Design SingleCycle_Top, start of the top module:
module SingleCycle_Top
(
	input				CLK	,
	input				RST	,
	output [9:0]	IMEM_ADDR	,
	input	 [15:0]	IMEM_RDATA	,
	output [9:0]	DMEM_ADDR	,
	output [15:0]	DMEM_WDATA	,
	output			DMEM_WE		,
	input	 [15:0]	DMEM_RDATA
);
	wire [15:0] sel_pc_out;
	wire [15:0] pc_out;
	wire [15:0] im_out;
	wire [15:0] alu_in;
	wire [15:0] rd1;
	wire [15:0] rd2;
	wire [15:0] alu_imm_out;
	wire [15:0] alu_out;
	wire [15:0] alu_bypass_out;
	wire [15:0] aux_out;
	wire [15:0] mem_out;
	wire [15:0] mem_bypass_out;
	wire [15:0] store_pc_out;
	wire [15:0] sum_imm_out;
	wire               comp;
	wire               sel_pc;    
	wire               sum_imm;   
	wire               store_pc;  
	wire               reg_we;    
	wire               alu_imm;   
	typedefs::alu_opcode_t alu_ctrl;  
	wire               alu_bypass;
	wire					 alu_feedback_in;
	wire               mem_we;    
	wire               mem_bypass;
	Controller control_block(
		.clk(CLK), 
		.op(typedefs::opcode_t'(im_out[15:10])), 
		.comp(comp), 
		.sel_PC(sel_pc), 
		.sum_imm(sum_imm), 
		.store_pc(store_pc), 
		.reg_we(reg_we), 
		.alu_imm(alu_imm), 
		.alu_ctrl(alu_ctrl), 
		.alu_bypass(alu_bypass),
		.alu_feedback_in(alu_feedback_in),
		.mem_we(mem_we), 
		.mem_bypass(mem_bypass)
	);
	Mux2x1 feedback_mux(
		.a(rd1), 
		.b(aux_out), 
		.sel(alu_feedback_in), 
		.out(alu_in)
	);
	Mux2x1 pc_mux(
		.a(pc_out + sum_imm_out), 
		.b(aux_out), 
		.sel(sel_pc), 
		.out(sel_pc_out)
	);
	Mux2x1 sum_imm_mux(
		.a(16'h1), 
  ...
==> flow/config.mk <==
export PLATFORM = sky130hd
export DESIGN_NAME = SingleCycle_Top
export DESIGN_NICKNAME = SingleCycle_Top
export VERILOG_FILES = /design/flow/design.v
export SDC_FILE = /design/flow/constraint.sdc
export NUM_CORES = 4
export LEC_CHECK = 0
export ABC_AREA = 1
export CAP_MARGIN = 0
export CORE_ASPECT_RATIO = 1.73
export CORE_MARGIN = 2
export CORE_UTILIZATION = 45
export CTS_CLUSTER_SIZE = 98
export HOLD_SLACK_MARGIN = 0.04
export PLACE_DENSITY_LB_ADDON = 0.05
export SLEW_MARGIN = 20
export TNS_END_PERCENT = 95
==> flow/constraint.sdc <==
create_clock -name core_clock -period 8.66 [get_ports {CLK}]
set_input_delay 1.7320 -clock core_clock [delete_from_list [all_inputs] [get_ports {CLK}]]
set_output_delay 1.7320 -clock core_clock [all_outputs]
set_load 0.01 [all_outputs]
run.sh (not shown) runs the stock make flow with config.mk's settings and CLKGATE_MAP_FILE=.
The baseline failed in 5_1_grt.
Next try:
==> flow/config.mk (replaced) <==
export PLATFORM = sky130hd
export DESIGN_NAME = SingleCycle_Top
export DESIGN_NICKNAME = SingleCycle_Top
export VERILOG_FILES = /design/flow/design.v
export SDC_FILE = /design/flow/constraint.sdc
export NUM_CORES = 4
export LEC_CHECK = 0
export CAP_MARGIN = 20
export CORE_MARGIN = 2
export CORE_UTILIZATION = 40
export SLEW_MARGIN = 20
==> flow/constraint.sdc (replaced) <==
create_clock -name core_clock -period 16.0 [get_ports {CLK}]
set_input_delay 3.2000 -clock core_clock [delete_from_list [all_inputs] [get_ports {CLK}]]
set_output_delay 3.2000 -clock core_clock [all_outputs]
set_load 0.01 [all_outputs]
The changed run ran to the end with no violations.
Die size goes up by roughly a tenth.
Synthesized cell count drops by about a fifth.
Synthesized area increases slightly.
Next try:
==> flow/constraint.sdc (replaced) <==
create_clock -name core_clock -period 15.6 [get_ports {CLK}]
set_input_delay 3.1200 -clock core_clock [delete_from_list [all_inputs] [get_ports {CLK}]]
set_output_delay 3.1200 -clock core_clock [all_outputs]
set_load 0.01 [all_outputs]
After rerunning:
- synthesized cell count stays the same
- sequential cell count is unchanged
- global-route usage is lower by 0.59 points
